== alpha ==
Design CS, start of the top module:
module CS(clk, reset, X, Y);
	input clk, reset; 
	input [7:0] X;
	output [9:0] Y;
	reg [9:0] X1,X2, X3, X4, X5, X6, X7, X8, X9;
	wire[9:0] avg_w;
	reg [9:0] avg;
	reg [9:0] appr;
	wire[9:0] Y_keep_w;
	reg [9:0] Y;
	reg [12:0] avg_dividend;
	reg [12:0] Y_dividend;
	reg [12:0] total_num;
	reg [9:0] least;
	wire [12:0] avg_dis = 13'd9;
	wire [12:0] Y_dis = 13'd8;
	always @(negedge clk) begin
		if(reset) begin
			X1 <= 0; X2 <= 0; X3 <= 0; X4 <= 0; X5 <= 0; X6 <= 0; X7 <= 0; X8 <= 0; X9 <= 0;
			avg_dividend <= 0;
			total_num <= 0;
		end  
		else begin 
			if (total_num < 9)
				total_num <= total_num + 1;
			X1 <= X2;
			X2 <= X3;
			X3 <= X4;
			X4 <= X5;
			X5 <= X6;
			X6 <= X7;
			X7 <= X8;
			X8 <= X9;
			X9 <= X;
			avg_dividend <= X2+X3+X4+X5+X6+X7+X8+X9+X; 	
		end  
	end  
	calc c1(avg_dividend, avg_dis, avg_w);
	always @(*) begin
		avg = avg_w;
		appr = X1;
		least = 1000;
		if( (avg >= X1) && (avg - X1) < least) begin
			appr = X1;
			least = avg - X1;
		end
		if(avg >= X2 && (avg - X2) < least) begin
			appr = X2;
			least = avg - X2;
		end
		if(avg >= X3 && (avg - X3) < least) begin
			appr = X3;
			least = avg - X3;
		end
		if(avg >= X4 && (avg - X4) < least) begin
			appr = X4;
			least = avg - X4;
		end
		if(avg >= X5 && (avg - X5) < least) begin
			appr = X5;
			least = avg - X5;
		end
		if(avg >= X6 && (avg - X6) < least) begin
			appr = X6;
			least = avg - X6;
		end
		if(avg >= X7 && (avg - X7) < least) begin
			appr = X7;
			least = avg - X7;
		end
		if(avg >= X8 && (avg - X8) < least) begin
			appr = X8;
			least = avg - X8;
		end
		if(avg >= X9 && (avg - X9) < least) begin
			appr = X9;
			least = avg - X9;
		end
		Y_dividend = avg_dividend + avg_dis*appr;
	end  
	calc c2(Y_dividend, Y_dis, Y_keep_w);	
	always @(posedge clk) begin
		if (total_num >= 9)
			Y <= Y_keep_w;
	end 
endmodule
For scale: roughly 2000 cells after synthesis.
export LEC_CHECK = 0
export ABC_AREA = 0
export CAP_MARGIN = 20
export CORE_ASPECT_RATIO = 1.19
export CORE_MARGIN = 5
export CORE_UTILIZATION = 33
export CTS_CLUSTER_SIZE = 98
export PLACE_DENSITY = 0.38
export SLEW_MARGIN = 20
export TNS_END_PERCENT = 15
create_clock -name core_clock -period 70.0 [get_ports {clk}]
run.sh (not shown) runs the stock make flow with config.mk's settings and CLKGATE_MAP_FILE=.
Modified inputs, beta compared to alpha
Settings: a deleted PLACE_DENSITY that had been 0.38; a deleted CORE_ASPECT_RATIO that had been 1.19; a change of CORE_MARGIN from 5 to 2; a deleted CTS_CLUSTER_SIZE that had been 98; a change of CORE_UTILIZATION from 33 to 40; a deleted ABC_AREA that had been 0; a deleted TNS_END_PERCENT that had been 15.
### Flow results
Summary — arrival time of the worst setup path, beta relative to alpha: higher, by 170 ps.
beta improves on alpha in wire length.
> inputs changed (beta -> gamma)
Settings: an added SETUP_SLACK_MARGIN of 5.0; an added CTS_CLUSTER_DIAMETER of 312; a change of CORE_UTILIZATION from 40 to 53.
### Flow results
gamma: PASS, flow complete, no timing, DRC or antenna violations
Diff beta -> gamma: final area picked up an extra 13%; die size lost 24%; number of buffer and inverter instances along the worst setup path picked up an extra 10.
gamma vs. beta: sequential cell area fraction in the yosys report comparable, synthesis-to-finish area growth now larger, logic depth of the worst path, buffers included now smaller.
Compared with beta, in gamma routed length on met2 higher, sum of routed wire length over all layers grew by about 12%, number of cells on the worst reg-to-reg path moved down.
What delta does differently from gamma at the input level:
Settings: MAX_ROUTING_LAYER newly set to met5; GPL_ROUTABILITY_DRIVEN newly set to 0; ABC_AREA newly set to 1; CORE_MARGIN changed from 2 to 3; SLEW_MARGIN changed from 20 to 5; CTS_CLUSTER_SIZE newly set to 36; CORE_UTILIZATION changed from 53 to 72; GPL_TIMING_DRIVEN newly set to 0; MIN_ROUTING_LAYER newly set to met1; TNS_END_PERCENT newly set to 25; CTS_CLUSTER_DIAMETER changed from 312 to 267; SETUP_SLACK_MARGIN removed (was 5.0).
==> results <==
Per the comparison of delta with gamma, quantity of gates resized following cts decreased 188; chip area went down by 25%; synthesized area fell about 2.2%.


The RTL this note starts from:
==> flow/design.v <==
module CS(clk, reset, X, Y);
	input clk, reset; 
	input [7:0] X;
	output [9:0] Y;
	reg [9:0] X1,X2, X3, X4, X5, X6, X7, X8, X9;
	wire[9:0] avg_w;
	reg [9:0] avg;
	reg [9:0] appr;
	wire[9:0] Y_keep_w;
	reg [9:0] Y;
	reg [12:0] avg_dividend;
	reg [12:0] Y_dividend;
	reg [12:0] total_num;
	reg [9:0] least;
	wire [12:0] avg_dis = 13'd9;
	wire [12:0] Y_dis = 13'd8;
	always @(negedge clk) begin
		if(reset) begin
			X1 <= 0; X2 <= 0; X3 <= 0; X4 <= 0; X5 <= 0; X6 <= 0; X7 <= 0; X8 <= 0; X9 <= 0;
			avg_dividend <= 0;
			total_num <= 0;
		end  
		else begin 
			if (total_num < 9)
				total_num <= total_num + 1;
			X1 <= X2;
			X2 <= X3;
			X3 <= X4;
			X4 <= X5;
			X5 <= X6;
			X6 <= X7;
			X7 <= X8;
			X8 <= X9;
			X9 <= X;
			avg_dividend <= X2+X3+X4+X5+X6+X7+X8+X9+X; 	
		end  
	end  
	calc c1(avg_dividend, avg_dis, avg_w);
	always @(*) begin
		avg = avg_w;
		appr = X1;
		least = 1000;
		if( (avg >= X1) && (avg - X1) < least) begin
			appr = X1;
			least = avg - X1;
		end
		if(avg >= X2 && (avg - X2) < least) begin
			appr = X2;
			least = avg - X2;
		end
		if(avg >= X3 && (avg - X3) < least) begin
			appr = X3;
			least = avg - X3;
		end
		if(avg >= X4 && (avg - X4) < least) begin
			appr = X4;
			least = avg - X4;
		end
		if(avg >= X5 && (avg - X5) < least) begin
			appr = X5;
			least = avg - X5;
		end
		if(avg >= X6 && (avg - X6) < least) begin
			appr = X6;
			least = avg - X6;
		end
		if(avg >= X7 && (avg - X7) < least) begin
			appr = X7;
			least = avg - X7;
		end
		if(avg >= X8 && (avg - X8) < least) begin
			appr = X8;
			least = avg - X8;
		end
		if(avg >= X9 && (avg - X9) < least) begin
			appr = X9;
			least = avg - X9;
		end
		Y_dividend = avg_dividend + avg_dis*appr;
	end  
	calc c2(Y_dividend, Y_dis, Y_keep_w);	
	always @(posedge clk) begin
		if (total_num >= 9)
			Y <= Y_keep_w;
	end 
endmodule
module  calc
    #(parameter width=13)   
	(dividend, divisor, merchant);
	input [width-1:0]       dividend;   
	input [width-1:0]       divisor;   
	output [width-1:0]      merchant;   
	reg [width-1:0]     	temp_dividend;  
	reg [width-1:0]      	temp_divisor;  
	reg [2*width-1:0]    	temp_did;
	reg [2*width-1:0]   	temp_dis;
	reg [width-1:0]      	merchant;   
	reg [width-1:0]      	remainder;   
	integer 		i;
    always @(*) begin
		temp_dividend = dividend;
		temp_divisor = divisor;	
	end
    always @(*) begin
		temp_did = {{width{1'b0}}, temp_dividend};
		temp_dis = {temp_divisor, {width{1'b0}}};
		for(i = 0; i < width; i = i +1) begin
			temp_did = temp_did << 1;
			if(temp_did >= temp_dis) 
				temp_did = temp_did - temp_dis + 1'b1;
			else 
				temp_did = temp_did;
		end  
		merchant = temp_did[width-1:0];
		remainder = temp_did[width*2-1: width];
	end  
endmodule
clock: 30.5 ns
lec_check: 0
abc_area: 1
cap_margin: 0
core_aspect_ratio: 0.5
core_margin: 2
core_utilization: 72
cts_cluster_diameter: 348
cts_cluster_size: 97
setup_slack_margin: 2.93
slew_margin: 20
tns_end_percent: 5
The starting point aborted during 3_5_place_dp, error DPL-0038.
Rerun with:
Settings changed: CAP_MARGIN 0 to 20, CORE_ASPECT_RATIO 0.5 to unset, CTS_CLUSTER_SIZE 97 to 16, PLACE_DENSITY set to 0.43, SETUP_SLACK_MARGIN 2.93 to 3.27, TNS_END_PERCENT 5 to unset.
What happened:
- The new run failed in 3_5_place_dp, error DPL-0033
- die size shrinks by 0.31%
- area after synthesis does not change
- synthesized cell count is unchanged
Rerun with:
Settings changed: ABC_AREA 1 to unset, CORE_UTILIZATION 72 to 57, CTS_CLUSTER_DIAMETER 348 to unset, CTS_CLUSTER_SIZE 16 to unset, PLACE_DENSITY 0.43 to unset, SETUP_SLACK_MARGIN 3.27 to unset.
Clock period 30.5 ns to 32.9 ns, I/O delays scaled along.
What happened: With this change the flow never finished: it broke off in 5_1_grt. Synthesized cell count came out lower by 15%. Die area came out higher by 28%. Area after synthesis came out higher by 2.2%.
Rerun with:
Settings changed: CORE_UTILIZATION 57 to 72, CTS_CLUSTER_SIZE set to 50, PLACE_DENSITY_LB_ADDON set to 0.0, SETUP_SLACK_MARGIN set to 3.47.
Clock period 32.9 ns to 11.8 ns, I/O delays scaled along.
Now the flow ended with an error in 3_5_place_dp. Synthesized area stays the same. Die area shrinks by about a fifth. Synthesized cell count is unchanged.
Rerun with:
Settings changed: ABC_AREA set to 1, CTS_CLUSTER_SIZE 50 to 36, PLACE_DENSITY_LB_ADDON 0.0 to 0.28, SETUP_SLACK_MARGIN 3.47 to unset, TNS_END_PERCENT set to 5.
Clock period 11.8 ns to 55.4 ns, I/O delays scaled along.
Result: This time the run aborted during 5_1_grt. Synthesized cell count is higher by 17%. Die size came out lower by 2.1%. Synthesized area went down by 2.2%.


// CS: RTL as listed in full above, without the edits since
make LEC_CHECK=0 CAP_MARGIN=20 CELL_PAD_IN_SITES_GLOBAL_PLACEMENT=0 CORE_MARGIN=2 CORE_UTILIZATION=72 CTS_CLUSTER_SIZE=66 GPL_ROUTABILITY_DRIVEN=0 HOLD_SLACK_MARGIN=-0.08 MAX_ROUTING_LAYER=met4 PLACE_DENSITY_LB_ADDON=0.04 SETUP_SLACK_MARGIN=1.81 SLEW_MARGIN=20 TNS_END_PERCENT=60 finish   # period 63.8 ns
The starting point failed in global routing (5_1_grt).
Then changed:
- CELL_PAD_IN_SITES_DETAIL_PLACEMENT: not set -> 2
- CELL_PAD_IN_SITES_GLOBAL_PLACEMENT: 0 -> 2
- CORE_UTILIZATION: 72 -> 71
- CTS_CLUSTER_DIAMETER: not set -> 127
- CTS_CLUSTER_SIZE: 66 -> 43
- GPL_TIMING_DRIVEN: not set -> 0
- HOLD_SLACK_MARGIN: -0.08 -> not set
- PLACE_DENSITY_LB_ADDON: 0.04 -> 0.21
- SETUP_SLACK_MARGIN: 1.81 -> 5.0
Now the flow never finished: it broke off in global placement without I/O (3_1_place_gp_skip_io), error FLW-0024.
Die size rose by 1.4%.
Area after synthesis does not change.
Synthesized cell count does not change.
Then changed:
- CELL_PAD_IN_SITES_DETAIL_PLACEMENT: 2 -> not set
- CELL_PAD_IN_SITES_GLOBAL_PLACEMENT: 2 -> 0
- CORE_MARGIN: 2 -> 5
- CORE_UTILIZATION: 71 -> 34
- CTS_CLUSTER_DIAMETER: 127 -> not set
- CTS_CLUSTER_SIZE: 43 -> 66
- GPL_TIMING_DRIVEN: 0 -> not set
- PLACE_DENSITY_LB_ADDON: 0.21 -> 0.04
This time the run ran to the end with no violations.
Synthesized area does not change.
Synthesized cell count is unchanged.
Die size rose by about 120%.
Then changed:
- CORE_MARGIN: 5 -> 2
- CORE_UTILIZATION: 34 -> 72
- HOLD_SLACK_MARGIN: not set -> -0.06
- SETUP_SLACK_MARGIN: 5.0 -> 1.73
=> Now the flow failed in global routing (5_1_grt) on GRT-0232. Die area is lower by about 55%. Synthesized area stays the same. Synthesized cell count stays the same.
